Setup of try-raven:
Design top, start of the top module:
module top(
  input clk,
  input rst_n,
  input din_rx,
  output dout_tx_s1,
  output dout_tx_s2,
  output [31:0] addr_tx_s1,
  output [31:0] addr_tx_s2
    );
Size: roughly 2,000 cells after synthesis, roughly 480 flip-flops, about 69 I/O pins, about 0.018 mm^2 of cells after synthesis.
clock: 5.6 ns
lec_check: 0
cap_margin: 5
cell_pad_in_sites_detail_placement: 0
core_margin: 10
core_utilization: 72
cts_cluster_diameter: 346
gpl_routability_driven: 0
hold_slack_margin: -0.08
place_density_lb_addon: 0.26
setup_slack_margin: 1.31
slew_margin: 15
run.sh (not shown) runs the stock make flow with config.mk's settings and CLKGATE_MAP_FILE=.
Input changes introduced in try-amber (baseline for comparison: try-raven):
==> flow/config.mk <==
export PLATFORM = sky130hd
export DESIGN_NAME = top
export DESIGN_NICKNAME = top
export VERILOG_FILES = /design/flow/design.v
export SDC_FILE = /design/flow/constraint.sdc
export NUM_CORES = 4
export LEC_CHECK = 0
export ABC_AREA = 1
export CAP_MARGIN = 10
export CORE_MARGIN = 2
export CORE_UTILIZATION = 70
export CTS_CLUSTER_DIAMETER = 63
export HOLD_SLACK_MARGIN = -0.08
export SETUP_SLACK_MARGIN = -0.13
export SLEW_MARGIN = 20
==> flow/constraint.sdc <==
create_clock -name core_clock -period 2.27 [get_ports {clk}]
set_input_delay 0.4540 -clock core_clock [delete_from_list [all_inputs] [get_ports {clk}]]
set_output_delay 0.4540 -clock core_clock [all_outputs]
set_load 0.01 [all_outputs]
- try-raven -> try-amber: number of DRC markers after the initial detailed-route iteration increased by more than a quarter
- Summary of try-raven and try-amber: one run falls short of a clean finish, namely try-amber.
- Status try-amber: flow complete, layout not clean - setup timing
- Comparing try-raven and try-amber, global routing usage on met2 is higher on try-amber.
- Of try-raven and try-amber, try-raven shows the higher minimum clock period after layout, with try-amber below it.
diff inputs: try-amber => try-pepper
==> flow/config.mk <==
export PLATFORM = sky130hd
export DESIGN_NAME = top
export DESIGN_NICKNAME = top
export VERILOG_FILES = /design/flow/design.v
export SDC_FILE = /design/flow/constraint.sdc
export NUM_CORES = 4
export LEC_CHECK = 0
export CAP_MARGIN = 20
export CORE_MARGIN = 2
export CORE_UTILIZATION = 22
export PLACE_DENSITY = 0.6
export SLEW_MARGIN = 20
==> flow/constraint.sdc <==
create_clock -name core_clock -period 4.09 [get_ports {clk}]
set_input_delay 0.8180 -clock core_clock [delete_from_list [all_inputs] [get_ports {clk}]]
set_output_delay 0.8180 -clock core_clock [all_outputs]
set_load 0.01 [all_outputs]
[summary]
Relative contribution of combinational cells to total power: try-pepper < try-amber
Going from try-amber to try-pepper, headroom to the max-slew limit has decreased; post-synthesis adder-cell area fraction has increased; count of placed standard cells in the final layout, fillers left out lower; power in the clock group now smaller.
Maximum cell stage delay along the critical path | try-pepper above try-amber
Compared with try-amber, try-pepper shows a lower via count.
try-pepper vs. try-amber: total detailed-routing wirelength went down by about 24%, proportion of register bits with asynchronous set or reset after synthesis was more or less identical.
The final layout from try-pepper, which completed every stage, passed the timing, design-rule and antenna checks at the end of the flow.
--- input diff try-pepper..try-quartz ---
-- flow/config.mk --
<<< try-pepper, line 8
export CAP_MARGIN = 20
export CORE_MARGIN = 2
export CORE_UTILIZATION = 22
export PLACE_DENSITY = 0.6
>>> try-quartz, line 8
export CAP_MARGIN = 20
export CORE_ASPECT_RATIO = 1.15
export CORE_MARGIN = 2
export CORE_UTILIZATION = 68
export PLACE_DENSITY = 0.6
==> flow/constraint.sdc <==
create_clock -name core_clock -period 5.0 [get_ports {clk}]
set_input_delay 1.0000 -clock core_clock [delete_from_list [all_inputs] [get_ports {clk}]]
set_output_delay 1.0000 -clock core_clock [all_outputs]
set_load 0.01 [all_outputs]
[summary]
From try-pepper to try-quartz, post-synth area from yosys stat did not move at all.
Comparing the two runs side by side, try-quartz comes out ahead of try-pepper on switching power summed over all nets.
Cmp try-quartz and try-pepper / number of global-route vias before repair / higher: try-quartz
Critical path depth in cells, try-quartz and try-pepper: smaller value in try-pepper
Non-clock buffer count | try-quartz below try-pepper
End-of-flow core utilization (try-quartz over try-pepper): increase, 53 points
Compared with try-pepper, count of clock buffers in the final design in try-quartz increased by a few percent.
Maximum frequency from static timing analysis: try-quartz worse than try-pepper
The relative area change from synthesis to final layout of try-quartz is lower than that of try-pepper.
Compared with try-pepper, in try-quartz final total power decreased 1700 uW; final worst setup slack increased 0.44 ns.
A cell type of the slowest stage on the worst timing path of sky130_fd_sc_hd__dfxtp_1 is what try-quartz shows, while sky130_fd_sc_hd__o311a_1 belongs to try-pepper.
Edits applied to the flow inputs when going from try-quartz to try-fjord:
==> flow/config.mk <==
export PLATFORM = sky130hd
export DESIGN_NAME = top
export DESIGN_NICKNAME = top
export VERILOG_FILES = /design/flow/design.v
export SDC_FILE = /design/flow/constraint.sdc
export NUM_CORES = 4
export LEC_CHECK = 0
export ABC_AREA = 0
export CAP_MARGIN = 5
export CELL_PAD_IN_SITES_GLOBAL_PLACEMENT = 1
export CORE_MARGIN = 2
export CORE_UTILIZATION = 40
export CTS_CLUSTER_SIZE = 36
export GPL_ROUTABILITY_DRIVEN = 1
export GPL_TIMING_DRIVEN = 0
export MIN_ROUTING_LAYER = met1
export PLACE_DENSITY = 0.93
export SLEW_MARGIN = 20
try-fjord ran to completion and came out clean on the timing, design-rule and antenna checks.
Both conditions hold for try-quartz: the flow ran to the end and the final layout passed the timing, design-rule and antenna checks.
[try-fjord] hold slack fell 0.0040 ns relative to try-quartz
Utilization came out lower on try-fjord than on try-quartz.
Taking try-quartz as the reference, in try-fjord actual slew at the worst max-slew pin rose 0.049 ns; sum of internal, switching and leakage power fell about 1.3%; total die size rose 0.019 mm^2.
[inputs] try-willow vs try-fjord
==> flow/config.mk <==
export PLATFORM = sky130hd
export DESIGN_NAME = top
export DESIGN_NICKNAME = top
export VERILOG_FILES = /design/flow/design.v
export SDC_FILE = /design/flow/constraint.sdc
export NUM_CORES = 4
export LEC_CHECK = 0
export ABC_AREA = 1
export CAP_MARGIN = 5
export CELL_PAD_IN_SITES_GLOBAL_PLACEMENT = 3
export CORE_MARGIN = 2
export CORE_UTILIZATION = 40
export GPL_ROUTABILITY_DRIVEN = 0
export MIN_ROUTING_LAYER = met2
export PLACE_DENSITY = 0.93
export SLEW_MARGIN = 20
Results
- Compared with try-fjord, try-willow shows a lower power share of the sequential group.
- Nothing crashed in try-willow and all stages finished; the problem is that the final layout failed, the offending checks being DRC.
- try-fjord reached the end of the flow, and the finished layout is clean on the timing, design-rule and antenna checks.
- Against try-fjord, via total after detailed routing in try-willow came out worse.
- Relative to try-fjord, critical path depth increased by 6 in try-willow.
- The most congested layer reported by global routing comes out met2 in one run and met3 in the other, namely in try-fjord and try-willow respectively.
- Relative to try-fjord, worst setup slack decreased by 0.13 ns in try-willow.
- try-willow vs try-fjord: switching component of the power up by more than 10%
Power figures rest on the tool's default switching activity, not on a simulated workload.
